==> flow/design.v (excerpt) <==
module cordic_sin_cos
(
    input clk,
    input reset_n,
    input i_call,
    input [31:0] i_data,
    output o_done,
    output [31:0] o_cos,
    output [31:0] o_sin
);
For scale: roughly 3900 cells after synthesis, ~170 flip-flops, roughly 28000 um^2 of cells after synthesis.
Settings: LEC_CHECK=0, CAP_MARGIN=20, CELL_PAD_IN_SITES_DETAIL_PLACEMENT=1, CORE_ASPECT_RATIO=1.8, CORE_MARGIN=10, CORE_UTILIZATION=65, CTS_CLUSTER_SIZE=26, GPL_ROUTABILITY_DRIVEN=1, GPL_TIMING_DRIVEN=1, MIN_ROUTING_LAYER=met2, PLACE_DENSITY_LB_ADDON=0.11, SLEW_MARGIN=15, TNS_END_PERCENT=55; clock period 30.0 ns.
run.sh (not shown) runs the stock make flow with config.mk's settings and CLKGATE_MAP_FILE=.
The starting point ended with an error in detailed placement (3_5_place_dp) with DPL-0033.
Then changed:
ABC_AREA = 1   (was unset)
CELL_PAD_IN_SITES_DETAIL_PLACEMENT = 0   (was 1)
CORE_ASPECT_RATIO = unset   (was 1.8)
CORE_MARGIN = 2   (was 10)
CORE_UTILIZATION = 72   (was 65)
CTS_CLUSTER_SIZE = 14   (was 26)
GPL_ROUTABILITY_DRIVEN = unset   (was 1)
HOLD_SLACK_MARGIN = 0.3   (was unset)
MIN_ROUTING_LAYER = unset   (was met2)
SETUP_SLACK_MARGIN = 0.45   (was unset)
SLEW_MARGIN = 20   (was 15)
TNS_END_PERCENT = unset   (was 55)
clock period = 15.8 ns   (was 30.0 ns; I/O delays follow)
The changed run aborted during global routing (5_1_grt) with GRT-0116.
Synthesized area is higher slightly.
Die size drops by about a fifth.
Synthesized cell count grows by about a fifth.
Then changed:
CORE_UTILIZATION = 51   (was 72)
CTS_CLUSTER_DIAMETER = 206   (was unset)
HOLD_SLACK_MARGIN = 0.03   (was 0.3)
SETUP_SLACK_MARGIN = -1.78   (was 0.45)
clock period = 26.4 ns   (was 15.8 ns; I/O delays follow)
The changed run went through all stages and came out clean.
Area after synthesis stays the same.
Die size went up by 40%.
Synthesized cell count is unchanged.
Then changed:
CORE_UTILIZATION = 72   (was 51)
CTS_CLUSTER_DIAMETER = unset   (was 206)
CTS_CLUSTER_SIZE = 88   (was 14)
MAX_ROUTING_LAYER = met4   (was unset)
SETUP_SLACK_MARGIN = 2.21   (was -1.78)
clock period = 22.8 ns   (was 26.4 ns; I/O delays follow)
The changed run failed in global routing (5_1_grt) (GRT-0232).
Synthesized area does not change.
Die area came out lower by about 30%.
Synthesized cell count stays the same.

* * *

Setup of run 1:
The RTL this note starts from:
==> flow/design.v <==
`timescale 1ns / 1ps
module cordic_sin_cos
(
    input clk,
    input reset_n,
    input i_call,
    input [31:0] i_data,
    output o_done,
    output [31:0] o_cos,
    output [31:0] o_sin
);
cordic_sin_cos_core u_sin_cos (
    .clk     ( clk ),
    .reset_n ( reset_n ),
    .i_call  ( i_call ),
    .i_data  ( i_data ),
    .o_done  ( o_done ),
    .o_cos   ( o_cos ),
    .o_sin   ( o_sin )
);
endmodule
module cordic_sin_cos_core(
    clk,
    reset_n,
    i_call,
    i_data,
    o_done,
    o_cos,
    o_sin
);
     input clk;
     input reset_n;
	 input i_call; 
	 input signed [31:0] i_data;
	 output o_done;
	 output signed [31:0] o_cos;
	 output signed [31:0] o_sin;	 
	 function [31:0] atan;
	    input [3:0] idx;
	    case( idx )
	       4'd0: atan = 32'd2949120;  4'd1: atan = 32'd1740992;  4'd2: atan = 32'd919872;  4'd3: atan = 32'd466944;
	       4'd4: atan = 32'd234368;   4'd5: atan = 32'd117312;   4'd6: atan = 32'd58688;   4'd7: atan = 32'd29312;
	       4'd8: atan = 32'd14656;    4'd9: atan = 32'd7360;     4'd10: atan = 32'd3648;   4'd11: atan = 32'd1856;
	       4'd12: atan = 32'd896;     4'd13: atan = 32'd448;     4'd14: atan = 32'd256;    default: atan = 32'd128;
	    endcase
	 endfunction
	 reg signed [31:0]x,y,tx,ty,deg,rcos,rsin;
	 reg [7:0]i,seg;
	 reg isdone,isnegcos,isnegsin,isswap;
	 always @ ( posedge clk or negedge reset_n )
	 if( !reset_n )
	 begin
	    { x,y,deg,rcos,rsin } <= { 32'd0,32'd0,32'd0,32'd0,32'd0};
		i <= 8'd0;
		{ isdone,isnegcos,isnegsin,isswap } <= { 1'b0,1'b0,1'b0,1'b0 };
	 end
	 else if( i_call )
	 case( i )       
  	    0:
		begin
		   seg = i_data / 90;
		   if( seg == 0 ) 
		   begin 
		   	  deg <= i_data; 
		   	  isnegcos <= 0; 
		   	  isnegsin <= 0; 
		   	  isswap <= 0; 
		   end
		   else if( seg == 1 ) 
		   begin 
		   	  deg <= i_data - 90; 
		   	  isnegcos <= 1; 
		   	  isnegsin <= 0; 
		   	  isswap <= 1; 
		   end
		   else if( seg == 2 ) 
		   begin 
		   	  deg <= i_data - 180; 
		   	  isnegcos <= 1; 
		   	  isnegsin <= 1; 
		   	  isswap <= 0; 
		   end
		   else if( seg == 3 ) 
		   begin 
		   	  deg <= i_data - 270; 
		   	  isnegcos <= 0; 
		   	  isnegsin <= 1; 
		   	  isswap <= 1;  
		   end 
		   i <= i + 1'b1;
	    end		 
		1:
		begin 
		   x <= 32'd39797; 
		   y <= 32'd0; 
		   deg <= deg << 16; 
		   i <= i + 1'b1; 
		end					 
		2,3,4,5,6,7,8,9,10,11,12,13,14,15,16,17:
		if( deg > 0 )
		begin
		   ty = y >>> i-2;
		   tx = x >>> i-2;
		   x <= x - ty;
		   y <= y + tx;
		   deg <= deg - atan(i-2);
		   i <= i + 1'b1;
		end
		else
		begin
		   ty = y >>> i-2;
		   tx = x >>> i-2;
		   x <= x + ty ;
		   y <= y - tx ;
		   deg <= deg + atan(i-2);
		   i <= i + 1'b1;
		end
		18:
		begin 
		   {rcos,rsin} <= isswap ? { y,x } : { x,y }; 
		   i <= i + 1'b1; 
		end			
		19:
		begin 
		   isdone <= 1'b1; 
		   i <= i + 1'b1; 
		end		
		20:
		begin 
		   isdone <= 1'b0; 
		   i <= 8'd0; 
		end		   
	 endcase
	 assign o_done = isdone;
	 assign o_cos = isnegcos ? -(rcos) : rcos;
	 assign o_sin = isnegsin ? -(rsin) : rsin;
endmodule
export LEC_CHECK = 0
export ABC_AREA = 1
export CAP_MARGIN = 20
export CELL_PAD_IN_SITES_DETAIL_PLACEMENT = 0
export CORE_MARGIN = 2
export CORE_UTILIZATION = 70
export CTS_CLUSTER_SIZE = 88
export GPL_TIMING_DRIVEN = 1
export HOLD_SLACK_MARGIN = 0.03
export MAX_ROUTING_LAYER = met4
export PLACE_DENSITY_LB_ADDON = 0.11
export SETUP_SLACK_MARGIN = -1.21
export SLEW_MARGIN = 20
create_clock -name core_clock -period 20.1 [get_ports {clk}]
Although run 1 finished all stages, its layout failed final checks on negative setup slack.
Inputs modified between run 1 and run 2:
- swapping 88 for 14 in CTS_CLUSTER_SIZE
- clearing MAX_ROUTING_LAYER, which used to be met4
- clearing PLACE_DENSITY_LB_ADDON, which used to be 0.11
- swapping -1.21 for 0.83 in SETUP_SLACK_MARGIN
- swapping 20.1 for 15.8 in the clock period (ns, I/O delays scaled along)
Findings:
Run 2 terminated abnormally: 5_1_grt reported GRT-0232. Run 2 vs. run 1: pre-CTS setup slack decreased 3.30 ns, total setup buffers inserted after CTS increased 46. Re mapped cell area: no difference whatsoever between run 2 and run 1.
The inputs of run 3 differ from those of run 2 as listed below.
- CORE_UTILIZATION changed from 70 to 48
- PLACE_DENSITY_LB_ADDON newly set to 0.11
- CAP_MARGIN changed from 20 to 35
- ABC_AREA changed from 1 to 0
- SETUP_SLACK_MARGIN changed from 0.83 to -1.82
- the clock period (ns, I/O delays scaled along) changed from 15.8 to 26.4
### Flow results
Finished, but not clean: run 3, with negative setup slack. Taking run 2 as the reference, in run 3 y dimension of the die rose 41 um, cell count in the Yosys report fell 614, area after synthesis fell 240 sq um, synthesized-area fraction occupied by xor and xnor cells rose 3.3 points, yosys stat chip area fell 240 sq um. When the final numbers for run 2 and run 3 were put side by side, the setup fix buffers added after clock tree synthesis turned out to be smaller in run 3. Relative to run 2, count of mapped cells out of synthesis has gone down in run 3. Post-synthesis sequential element count: run 2 vs run 3 identical. Looking only at area fraction in mux cells, and setting everything else aside, the higher value of run 2 and run 3 goes to run 3. Measured against run 2, the die area of run 3 comes out at 1.4 times the reference value.
### run 3 -> run 4
- CTS_CLUSTER_SIZE changed from 14 to 88
- CORE_UTILIZATION changed from 48 to 58
- CAP_MARGIN changed from 35 to 20
- SETUP_SLACK_MARGIN changed from -1.82 to -1.25
- ABC_AREA changed from 0 to 1
- the clock period (ns, I/O delays scaled along) changed from 26.4 to 17.5
==> results <==
- Met2 layer wire length in the routed design: run 4 vs run 3 up 5700 um
- On number of clock buffers in the layout, the higher figure sits with run 4, not run 3.
- [compare] base=run 3 new=run 4: non-clock buffer contribution to total cell area went up 3.6 points; global-route usage went up 6.0 points; synthesis-to-finish area growth went up 12 points; number of diodes added for antenna fixing went up 3.
- Floorplan check, run 4 vs run 3: die outline smaller in run 4
- Looking only at post-synthesis instance area, and setting everything else aside, the lower value of run 3 and run 4 goes to run 3.
- Looking at endpoint of the worst setup timing path, the u_sin_cos.deg[22]$_DFFE_PN0P_ result is from run 3; the u_sin_cos.deg[11]$_DFFE_PN0P_ one comes from run 4.
- Completing all stages was not enough for run 4: its layout failed the final checks because of negative setup slack.
Inputs modified between run 4 and run 5:
- changing ABC_AREA from 1 to 0
- changing CORE_UTILIZATION from 58 to 51
- changing SETUP_SLACK_MARGIN from -1.25 to 0.98
- changing CTS_CLUSTER_SIZE from 88 to 14
- changing the clock period (ns, I/O delays scaled along) from 17.5 to 26.4
==> results <==
Run 5: flow completed, timing, DRC and antenna clean
Run 4 completed end to end; final checks failed (negative setup slack).
Relative to run 4, global-route usage decreased by 3.9 points in run 5.
Run 5 vs. run 4: number of iterations in the first detailed-routing pass went down by 2.
The worst setup path endpoint comes out u_sin_cos.deg[26]$_DFFE_PN0P_ in one run and u_sin_cos.deg[11]$_DFFE_PN0P_ in the other, namely in run 5 and run 4 respectively.
